==> inputs of job 8875 <==
==> flow/design.v <==
module fa(
    input a,
    input b,
    input cin,
    output s,
    output cout
);
    assign s = a ^ b  ^ cin;
    assign cout = (a & b) ^ (cin & (a ^ b));
endmodule
module ha(
    input a,
    input b,
    output s,
    output cout
);
    assign s = a ^ b;
    assign cout = a & b;
endmodule
module basic_unit_ha_and(
    input in_x,
    input in_a,
    input in_b,
    output s,
    output cout
);
    wire in_y;
    assign in_y = in_a & in_b;
    assign s = in_x ^ in_y;
    assign cout = in_x & in_y;
endmodule
module basic_unit_fa_and(
    input in_x,
    input in_a,
    input in_b,
    input cin,
    output s,
    output cout
);
    wire in_y;
    assign in_y = in_a & in_b;
    assign s = in_x ^ in_y ^ cin;
    assign cout = (in_x & in_y) ^ (cin & (in_x ^ in_y));
endmodule
module adder_16bit(
    input   [15:0] a,
    input   [15:0] b,
    output  [15:0] out
);
    wire [15:0] s;
    wire [15:0] cout;
    ha i_ha_0 (.a(a[0]), .b(b[0]), .s(s[0]), .cout(cout[0]));
    generate 
        genvar i_adder;
        for(i_adder=1; i_adder<16; i_adder=i_adder+1) begin: adder_for_bits
            fa i_fa (.a(a[i_adder]), .b(b[i_adder]), .cin(cout[i_adder-1]), .s(s[i_adder]), .cout(cout[i_adder]));
        end
    endgenerate
    assign out[15:0] = s[15:0];
endmodule
module lut(
    input [3:0] index,
    output reg [15:0] ei_radian,
    output reg [15:0] tanei
);
    always@(*)
    begin
        case(index)
        4'b0000: begin
            ei_radian = 16'b0000000000000000;
            tanei = 16'h0000;
        end
        4'b0001: begin
            ei_radian = 16'b0110010010000111;
            tanei = 16'h8000;
        end
        4'b0010: begin
            ei_radian = 16'b0011101101011000;
            tanei = 16'h4000;
        end
        4'b0011: begin
            ei_radian = 16'b0001111101011011;
            tanei = 16'h2000;
        end
        4'b0100: begin
            ei_radian = 16'b0000111111101010;
            tanei = 16'h1000;
        end
        4'b0101: begin
            ei_radian = 16'b0000011111111101;
            tanei = 16'h0800;
        end
        4'b0110: begin
            ei_radian = 16'b0000001111111111;
            tanei = 16'h0400;
        end
        4'b0111: begin
            ei_radian = 16'b0000000111111111;
            tanei = 16'h0200;
        end
        4'b1000: begin
            ei_radian = 16'b0000000011111111;
            tanei = 16'h0100;
        end
        4'b1001: begin
            ei_radian = 16'b0000000001111111;
            tanei = 16'h0080;
        end
        4'b1010: begin
            ei_radian = 16'b0000000000111111;
            tanei = 16'h0040;
        end
        4'b1011: begin
            ei_radian = 16'b0000000000011111;
            tanei = 16'h0020;
        end
        4'b1100: begin
            ei_radian = 16'b0000000000001111;
            tanei = 16'h0010;
        end
        4'b1101: begin
            ei_radian = 16'b0000000000000111;
            tanei = 16'h0008;
        end
        4'b1110: begin
            ei_radian = 16'b0000000000000011;
            tanei = 16'h0004;
        end
        4'b1110: begin
            ei_radian = 16'b0000000000000001;
            tanei = 16'h0002;
        end
        default: begin
            ei_radian = 16'b0000000000000000;
            tanei = 16'h0000;
        end
        endcase
    end
endmodule
module add_or_sub_unit(
    input neg,
    input [15:0] ei_radian,
    input [15:0] inner_angle,
    output [15:0] new_inner_angle
);
    wire [15:0] signed_ei_radian;
    assign signed_ei_radian = neg ? {{~{ei_radian}+1}} : ei_radian;
    adder_16bit i_adder_16b_0 (.a(signed_ei_radian), .b(inner_angle), .out(new_inner_angle));
endmodule
module unsigned_unit_first_line(
    input [15:0] in_a,
    input  in_b,
    output [15:0] s
);
    generate
        genvar i_and;
        for(i_and=0;i_and<16;i_and=i_and+1) begin: unsigned_unit_second_line_generate
            assign s[i_and] = in_a[i_and] & in_b;
        end
    endgenerate
endmodule
module unsigned_unit_second_line(
    input [15:0] in_x,
    input [15:0] in_a,
    input  in_b,
    output [15:0] s,
    output [15:0] cout
);
    generate
        genvar i_buh;
        for(i_buh=0;i_buh<16;i_buh=i_buh+1) begin: unsigned_unit_second_line_generate
            basic_unit_ha_and   i_buha  (.in_x(in_x[i_buh]), .in_a(in_a[i_buh]), .in_b(in_b), .s(s[i_buh]), .cout(cout[i_buh]));
        end
    endgenerate
endmodule
module unsigned_unit_line(
    input [15:0] in_x,
    input [15:0] in_a,
    input  in_b,
    input [15:0] cin,
    output [15:0] s,
    output [15:0] cout
);
    generate
        genvar i_buf;
        for(i_buf=0;i_buf<16;i_buf=i_buf+1) begin: unsigned_unit_second_line_generate
            basic_unit_fa_and   i_bufa  (.in_x(in_x[i_buf]), .in_a(in_a[i_buf]), .in_b(in_b), .cin(cin[i_buf]), .s(s[i_buf]), .cout(cout[i_buf]));
        end
    endgenerate
endmodule
module multiply_and_add_unit(
    input [15:0] in,
    input [15:0] a,
    input [15:0] b,
    input neg,
    output [15:0] out
);
    wire [15:0] s_line [15:0];
    wire [15:0] cout_line [15:1];
    unsigned_unit_first_line    i_bul_0 (.in_a(a), .in_b(b[0]), .s(s_line[0]));
    unsigned_unit_second_line   i_bul_1 (.in_x({1'b0, s_line[0][15:1]}), .in_a(a), .in_b(b[1]), .s(s_line[1]), .cout(cout_line[1]));
    unsigned_unit_line          i_bul_2 (.in_x({1'b0, s_line[1][15:1]}), .in_a(a), .in_b(b[2]), .cin(cout_line[1]), .s(s_line[2]), .cout(cout_line[2]));
    generate
        genvar i_bul_mac;
        for(i_bul_mac=2;i_bul_mac<16;i_bul_mac=i_bul_mac+1) begin: unsigned_unit_line_generate
            unsigned_unit_line  i_bul_mac_unit (.in_x({1'b0, s_line[i_bul_mac-1][15:1]}), .in_a(a), .in_b(b[i_bul_mac]), .cin(cout_line[i_bul_mac-1]), .s(s_line[i_bul_mac]), .cout(cout_line[i_bul_mac]));
        end
    endgenerate
    wire [31:0] product_32b;
    generate
        genvar i_s;
        for(i_s=0;i_s<16;i_s=i_s+1) begin: unsigned_output_low_generate
            assign product_32b[i_s] = s_line[i_s][0];
        end
    endgenerate
    adder_16bit i_adder_16b_0 (.a({s_line[15][15:0]}), .b(cout_line[15]), .out(product_32b[31:16]));
    wire [15:0] pos_or_neg;
    assign pos_or_neg = neg ? {{~{product_32b[31:16]}+1}} : {product_32b[31:16]};
    adder_16bit i_adder_16b_1 (.a(in), .b(pos_or_neg), .out(out));
endmodule
module cordic (
    input clk,
    input rst_n,
    input start,
    input [15:0] angle,
    output reg [15:0] cos,
    output reg [15:0] sin
);
    reg [15:0] sampled_angle;
    reg [15:0] inner_angle;
    reg working;
    reg [3:0] state;
    wire [15:0] ei_radian;
    wire [15:0] tanei;
    wire [15:0] new_inner_angle;
    wire [15:0] new_sin;
    wire [15:0] new_cos;
    wire neg;
    always@(posedge clk or negedge rst_n) begin
        if (!rst_n == 1'b1) begin
            sampled_angle <= 16'b0;
        end
        else begin
            if (start == 1'b1) begin
                sampled_angle <= angle;
            end
            else begin
                sampled_angle <= sampled_angle;
            end
        end
    end
    always@(posedge clk or negedge rst_n) begin
        if (!rst_n == 1'b1) begin
            inner_angle <= 16'b0;
        end
        else begin
            if (start == 1'b1) begin
                inner_angle <= 16'b0;
            end
            else begin
                inner_angle <= new_inner_angle;
            end
        end
    end
    always@(posedge clk or negedge rst_n) begin
        if (!rst_n == 1'b1) begin
            working <= 1'b0;
        end
        else begin
            if (start == 1'b1) begin
                working <= 1'b1;
            end
            else begin
                if (state == 4'b1111) begin
                    working <= 1'b0;
                end
                else begin
                    working <= working;
                end
            end
        end
    end
    always@(posedge clk or negedge rst_n) begin
        if (!rst_n == 1'b1) begin
            state <= 4'b0;
        end
        else begin
            if (start == 1'b1) begin
                state <= 4'b0;
            end
            else begin
                if (working == 1'b0) begin
                    state <= 4'b0;
                end
                else begin
                    state <= state + 1;
                end
            end
        end
    end
    always@(posedge clk or negedge rst_n) begin
        if (!rst_n == 1'b1) begin
            sin <= 16'b0;
        end
        else begin
            if (start == 1'b1) begin
                sin <= 16'b0;
            end
            else begin
                if (working == 1'b0) begin
                    sin <= sin;
                end
                else begin
                    sin <= new_sin;
                end
            end
        end
    end
    always@(posedge clk or negedge rst_n) begin
        if (!rst_n == 1'b1) begin
            cos <= 16'b0;
        end
        else begin
            if (start == 1'b1) begin
                cos <= 16'b0100110110111010;
            end
            else begin
                if (working == 1'b0) begin
                    cos <= cos;
                end
                else begin
                    cos <= new_cos;
                end
            end
        end
    end
    lut i_lut_0 (.index(state), .ei_radian(ei_radian),  .tanei(tanei));
    assign neg = (inner_angle <= sampled_angle) ? 0 : 1;
    add_or_sub_unit i_aoru (.neg(neg), .ei_radian(ei_radian), .inner_angle(inner_angle), .new_inner_angle(new_inner_angle));
    multiply_and_add_unit i_mac_cos (.in(cos), .a(tanei), .b(sin), .neg(~neg), .out(new_cos));
    multiply_and_add_unit i_mac_sin (.in(sin), .a(tanei), .b(cos), .neg(neg), .out(new_sin));
endmodule
==> flow/run.sh <==
#!/bin/bash
# the make line also repeats each setting of config.mk as NAME=value (left out here)
make -C /OpenROAD-flow-scripts/flow DESIGN_CONFIG=/design/flow/config.mk WORK_HOME=/design/flow/orfs CLKGATE_MAP_FILE= finish
==> flow/config.mk <==
export PLATFORM = sky130hd
export DESIGN_NAME = cordic
export DESIGN_NICKNAME = cordic
export VERILOG_FILES = /design/flow/design.v
export SDC_FILE = /design/flow/constraint.sdc
export NUM_CORES = 4
export LEC_CHECK = 0
export ABC_AREA = 1
export CAP_MARGIN = 20
export CORE_MARGIN = 2
export CORE_UTILIZATION = 72
export CTS_CLUSTER_SIZE = 72
export HOLD_SLACK_MARGIN = 0.3
export PLACE_DENSITY_LB_ADDON = 0.0
export SETUP_SLACK_MARGIN = 2.62
export SLEW_MARGIN = 20
==> flow/constraint.sdc <==
create_clock -name core_clock -period 8.85 [get_ports {clk}]
set_input_delay 1.7700 -clock core_clock [delete_from_list [all_inputs] [get_ports {clk}]]
set_output_delay 1.7700 -clock core_clock [all_outputs]
set_load 0.01 [all_outputs]
==> job 2960 (differences from job 8875) <==
- CTS_CLUSTER_DIAMETER: default -> 258
- HOLD_SLACK_MARGIN: 0.3 -> 0.27
- SETUP_SLACK_MARGIN: 2.62 -> -0.81
==> flow/constraint.sdc (replaced) <==
create_clock -name core_clock -period 8.62 [get_ports {clk}]
set_input_delay 1.7240 -clock core_clock [delete_from_list [all_inputs] [get_ports {clk}]]
set_output_delay 1.7240 -clock core_clock [all_outputs]
set_load 0.01 [all_outputs]
==> job 3293 (differences from job 8875) <==
- ABC_AREA: 1 -> default
- CTS_CLUSTER_DIAMETER: default -> 259
- CTS_CLUSTER_SIZE: 72 -> 73
- HOLD_SLACK_MARGIN: 0.3 -> default
- SETUP_SLACK_MARGIN: 2.62 -> default
==> flow/constraint.sdc (replaced) <==
create_clock -name core_clock -period 12.7 [get_ports {clk}]
set_input_delay 2.5400 -clock core_clock [delete_from_list [all_inputs] [get_ports {clk}]]
set_output_delay 2.5400 -clock core_clock [all_outputs]
set_load 0.01 [all_outputs]
==> comparison <==
Job 8875 finished with negative setup slack left. Job 2960 ran to the end with violations: negative setup slack. Job 3293 completed and failed the layout checks on negative setup slack.
The lowest combinational power belongs to job 3293, the highest to job 2960.
The lowest sequential share of layout area belongs to job 3293, the highest to job 2960.
Non-clock buffer count: job 2960 > job 8875 > job 3293.
The highest hold slack belongs to job 8875, the lowest to job 2960.
In synthesized cell count, job 8875 and job 2960 do not differ.
==> figures <==
Total track usage: job 8875 40.84%; job 3293 36.36%; job 2960 40.92%
Status: job 8875 failed layout checks; job 3293 failed layout checks; job 2960 failed layout checks
Layout check failures: job 8875 negative setup slack; job 3293 negative setup slack; job 2960 negative setup slack
Routed length on met3: job 8875 4589 um; job 3293 3077 um; job 2960 6150 um
Worst-case register-to-register setup slack: job 8875 -5.76 ns; job 3293 -1.88 ns; job 2960 -6.11 ns
Number of optimization iterations in the first detailed-route pass: job 8875 7; job 3293 7; job 2960 9
Worst relative slew slack: job 8875 26.33%; job 3293 35.54%; job 2960 30.01%
# Cells Yosys: job 8875 1,870; job 3293 1,772; job 2960 1,870
Clock Pin Slew Worst Setup and Hold Paths: job 8875 0.07 ns; job 3293 0.06 ns; job 2960 0.07 ns
Metal2 WL: job 8875 23,940 um; job 3293 21,940 um; job 2960 23,640 um
Average wire per standard cell: job 8875 20.97 um; job 3293 20.29 um; job 2960 21.99 um
Yosys Chip Area: job 8875 0.01651 mm2; job 3293 0.01748 mm2; job 2960 0.01651 mm2
Seq pwr share: job 8875 12.1%; job 3293 16.9%; job 2960 11.6%
Power is estimated from default activity; no workload was simulated.
